==> flow/design.v <==
module alu_top (
    input             clk,
    input      [15:0] a,
    input      [15:0] b,
    input      [2:0]  opcode,
    input      [1:0]  mode,
    output reg [31:0] result,
    output reg        eq
);
    reg [15:0] a_q;
    reg [15:0] b_q;
    reg [2:0]  opcode_q;
    reg [1:0]  mode_q;
    wire [31:0] alu_out;
    wire        alu_eq;
    ALU u_alu (.a(a_q), .b(b_q), .opcode(opcode_q), .mode(mode_q),
               .outALU(alu_out), .eq(alu_eq));
    always @(posedge clk) begin
        a_q      <= a;
        b_q      <= b;
        opcode_q <= opcode;
        mode_q   <= mode;
        result   <= alu_out;
        eq       <= alu_eq;
    end
endmodule

`timescale 1ns / 1ps
module logic_unit(a,b,opcode,outlu,eq);
input [15:0] a;
input [15:0] b;
input [2:0] opcode;
output [31:0] outlu;
output eq;
reg [31:0] outlu;
reg eq;
always@(a,b,opcode)
begin
	case(opcode)
	3'b000: outlu = {16'h0000, (a & b)};
	3'b001: outlu = {16'h0000, (a | b)};
	3'b010: outlu = {16'h0000, (a ^ b)};
	3'b011: outlu = {16'h0000, (~ a)};	
	default outlu = 32'h00000000;
	endcase
end
always@(a,b)
begin
	if( a == b) begin
	eq = 1;
	end
	else begin
	eq = 0;
	end
end
endmodule
`timescale 1ns / 1ps
module arith(a,b,opcode,outau);
input [15:0] a;
input [15:0] b;
input [2:0] opcode;
output [31:0] outau;
reg [31:0] outau;
always@(a,b,opcode)
begin
	case(opcode)
	3'b000: outau = {16'h0000, a + b};
	3'b001: outau = a * b;
	3'b010: if (a > b) begin
		outau = a - b;
		end
		else begin
		outau = b - a;
		end
	3'b011: if (a > b) begin
		outau = (b == 16'h0000) ? 32'hFFFFFFFF : a / b;
		end
		else begin
		outau = (a == 16'h0000) ? 32'hFFFFFFFF : b / a;
		end
	3'b100: outau = a + 1;
	3'b101: outau = a - 1;
	default outau = 32'h00000000;
	endcase
end
endmodule
`timescale 1ns / 1ps
module crypto(a,opcode,outcu);
input [15:0] a;
input [2:0] opcode;
output reg [31:0] outcu;
integer i;
always@(a,opcode)
begin
	outcu = 32'h00000000;
	case(opcode)
    3'b000: outcu = (a>>1) ^ a;
    3'b001: begin
        for (i=0; i<16; i=i+1) begin
        outcu[i] = ^(a>>i);  
    end
    end
	default outcu = 32'h00000000;
	endcase
end   
endmodule
`timescale 1ns / 1ps
module ALU( a, b, opcode, mode, outALU, eq);
input [15:0] a;
input [15:0] b;
input [2:0] opcode;
input [1:0] mode;
output [31:0] outALU;
output  eq;
reg [31:0] outALU;
reg eq;
wire [31:0] outau;
wire [31:0] outlu;
wire [31:0] outcu;
wire teq;
arith a1 (.a(a), .b(b), .opcode(opcode), .outau(outau));
logic_unit l1 (.a(a), .b(b), .opcode(opcode), .outlu(outlu), .eq(teq));
crypto d1 (.a(a),.opcode(opcode), .outcu(outcu));
always@(*)
begin
	if(mode == 2'b00) begin
	outALU = outlu;
	end
	else if (mode == 2'b01) begin
	outALU = outau;
	end
	else if (mode == 2'b10) begin
	outALU = outcu;
	end
	else begin
	outALU = 32'h00000000;
	end
	eq = teq;
end
endmodule
clock: 15.7 ns
lec_check: 0
abc_area: 1
cap_margin: 0
core_margin: 4
core_utilization: 72
cts_cluster_diameter: 362
setup_slack_margin: 1.22
slew_margin: 40
tns_end_percent: 85
run.sh (not shown) runs the stock make flow with config.mk's settings and CLKGATE_MAP_FILE=.
The starting point never finished: it broke off in 3_5_place_dp.
Next try:
ABC_AREA = unset   (was 1)
CAP_MARGIN = 20   (was 0)
CORE_MARGIN = 2   (was 4)
CORE_UTILIZATION = 58   (was 72)
CTS_CLUSTER_DIAMETER = unset   (was 362)
SETUP_SLACK_MARGIN = unset   (was 1.22)
SLEW_MARGIN = 20   (was 40)
TNS_END_PERCENT = unset   (was 85)
clock period = 73.8 ns   (was 15.7 ns; I/O delays follow)
Result: With this change the flow died in 5_1_grt with GRT-0232. Synthesized area went down by 5.4%. Die size rose by 13%. Synthesized cell count falls by 16%.
Next try:
CORE_UTILIZATION = 57   (was 58)
TNS_END_PERCENT = 5   (was unset)
The new run completed, yet does not pass: setup timing.
Synthesized cell count is unchanged.
Area after synthesis does not change.
Die size increases slightly.
Next try:
CORE_UTILIZATION = 72   (was 57)
CTS_CLUSTER_DIAMETER = 333   (was unset)
MAX_ROUTING_LAYER = met4   (was unset)
TNS_END_PERCENT = unset   (was 5)
clock period = 83.8 ns   (was 73.8 ns; I/O delays follow)
What happened: With this change the flow failed in 5_1_grt. Die size falls by about a fifth. Area after synthesis does not change. Synthesized cell count stays the same.
Next try:
CORE_UTILIZATION = 40   (was 72)
CTS_CLUSTER_DIAMETER = unset   (was 333)
MAX_ROUTING_LAYER = unset   (was met4)
clock period = 90.0 ns   (was 83.8 ns; I/O delays follow)
With this change the flow finished clean.
Die size rises by 78%.
Synthesized cell count does not change.
Synthesized area is unchanged.
Next try:
CORE_UTILIZATION = 69   (was 40)
clock period = 54.7 ns   (was 90.0 ns; I/O delays follow)
Result: This time the run died in 4_1_cts; synthesized cell count stays the same; synthesized area is unchanged; die area drops by 42%.
